## nickel
## lab1
module lab1 #
(
	parameter WIDTHIN = 16,		 
	parameter WIDTHOUT = 32,	 
	parameter [WIDTHIN-1:0] A0 = 16'b01_00000000000000,  
	parameter [WIDTHIN-1:0] A1 = 16'b01_00000000000000,  
	parameter [WIDTHIN-1:0] A2 = 16'b00_10000000000000,  
	parameter [WIDTHIN-1:0] A3 = 16'b00_00101010101010,  
	parameter [WIDTHIN-1:0] A4 = 16'b00_00001010101010,  
	parameter [WIDTHIN-1:0] A5 = 16'b00_00000010001000   
)
(
	input clk,
	input reset,	
	input i_valid,
	input i_ready,
	output o_valid,
	output o_ready,
	input [WIDTHIN-1:0] i_x,
	output [WIDTHOUT-1:0] o_y
);
logic [WIDTHIN-1:0] x;	 
logic [WIDTHOUT-1:0] y_Q;	 
logic valid_Q1;		 
logic valid_Q2;		 
logic valid_Q3;
logic valid_Q4;
logic valid_Q5;
logic valid_Q6;
logic valid_Q7;
logic [WIDTHOUT-1:0] ans;	
logic enable;
logic [WIDTHOUT-1:0] m0_out;  
logic [31:0] m0_res; 
logic [WIDTHOUT-1:0] a0_out;  
logic [WIDTHOUT-1:0] m1_out;  
logic [47:0] m1_res;
logic [WIDTHOUT-1:0] a1_out;  
logic [WIDTHOUT-1:0] m2_out;  
logic [47:0] m2_res; 
logic [WIDTHOUT-1:0] a2_out;  
logic [WIDTHOUT-1:0] m3_out;  
logic [47:0] m3_res;
logic [WIDTHOUT-1:0] a3_out;  
logic [WIDTHOUT-1:0] m4_out;  
logic [47:0] m4_res;
logic [WIDTHOUT-1:0] a4_out;  
logic [WIDTHOUT-1:0] y_D;
logic [15:0] A5_reg;
logic [31:0] A4_reg;
logic [31:0] A3_reg;
logic [31:0] A2_reg;
logic [31:0] A1_reg;
logic [31:0] A0_reg;
logic [WIDTHIN-1:0] x1;
logic [WIDTHIN-1:0] x2;
logic [WIDTHIN-1:0] x3;
logic [WIDTHIN-1:0] x4;
logic [WIDTHOUT-1:0] F1;
logic [WIDTHOUT-1:0] F2;
logic [WIDTHOUT-1:0] F3;
logic [WIDTHOUT-1:0] F4;
always_comb begin
		m0_res = A5_reg * x;
		m0_out = {3'b000, m0_res [31:3]};
		a0_out = m0_out + A4_reg;
  ...
Settings: LEC_CHECK=0, CAP_MARGIN=5, CORE_MARGIN=2, CORE_UTILIZATION=72, CTS_CLUSTER_SIZE=15, SETUP_SLACK_MARGIN=0.94, SLEW_MARGIN=20, TNS_END_PERCENT=95; clock period 7.11 ns.
run.sh (not shown) runs the stock make flow with config.mk's settings and CLKGATE_MAP_FILE=.
Ran to the end and failed final checks on negative setup slack: nickel.
diff inputs: nickel => sierra
- PLACE_DENSITY_LB_ADDON newly set to 0.0
- CTS_CLUSTER_SIZE removed (was 15)
- TNS_END_PERCENT removed (was 95)
- SETUP_SLACK_MARGIN changed from 0.94 to 1.82
- CAP_MARGIN changed from 5 to 20
- the clock period (ns, I/O delays scaled along) changed from 7.11 to 7.8
### Flow results
sierra completed end to end with timing, DRC and antenna clean.
Met3 wirelength from detailed routing: sierra > nickel
Total wirelength of the detailed-routed design for sierra is higher than for nickel.
sierra vs nickel on clock buffer count: sierra is the lower one.
Relative to nickel, worst endpoint data arrival time has increased by 0.34 ns in sierra.
For nickel, the slowest library cell on the worst path was sky130_fd_sc_hd__edfxtp_1, unlike sierra, where it was sky130_fd_sc_hd__fa_1.
Input changes introduced in juniper (baseline for comparison: sierra):
- PLACE_DENSITY_LB_ADDON removed (was 0.0)
- CTS_CLUSTER_DIAMETER newly set to 272
- SETUP_SLACK_MARGIN changed from 1.82 to -0.51
- PLACE_DENSITY newly set to 0.95
- CTS_CLUSTER_SIZE newly set to 34
- the clock period (ns, I/O delays scaled along) changed from 7.8 to 4.99
--- outcome ---
juniper failed in 5_1_grt with GRT-0116.
Delta (juniper minus sierra): average cell area after synthesis barely changed, worst setup timing slack at the placement stage moved down, area of the synthesized netlist per yosys stat was more or less identical, number of setup buffers added after CTS lost 325.
Number of port buffers: juniper vs sierra identical
[compare] base=sierra new=juniper: number of cells in the yosys synthesis report barely changed; number of instances in the placed design climbed about 10%.
Edits applied to the flow inputs when going from juniper to willow:
- clearing CTS_CLUSTER_SIZE, which used to be 34
- swapping 20 for 15 in CAP_MARGIN
- clearing PLACE_DENSITY, which used to be 0.95
- putting MAX_ROUTING_LAYER at met4 where nothing was set
- swapping 272 for 213 in CTS_CLUSTER_DIAMETER
- clearing SETUP_SLACK_MARGIN, which used to be -0.51
- swapping 4.99 for 6.72 in the clock period (ns, I/O delays scaled along)
Findings:
Going from juniper to willow, portion of the post-synthesis area used by sequential elements now sits at about the same level; die area saw little to no change. Starting density of the core: juniper vs willow — no meaningful difference. Comparing juniper against willow, there is no change at all in total standard cell area after synthesis. willow against juniper; global placement routability congestion is down slightly. Die width came out exactly the same in willow and juniper. Looking only at total CTS buffers, and setting everything else aside, the higher value of willow and juniper goes to willow. Of willow and juniper, none finishes clean. Although it ran to completion, willow produced a layout that fails the final checks because of negative setup slack. juniper did not make it past 5_1_grt, where a tool error ended it. Number of setup buffers added after CTS ends up higher on juniper.
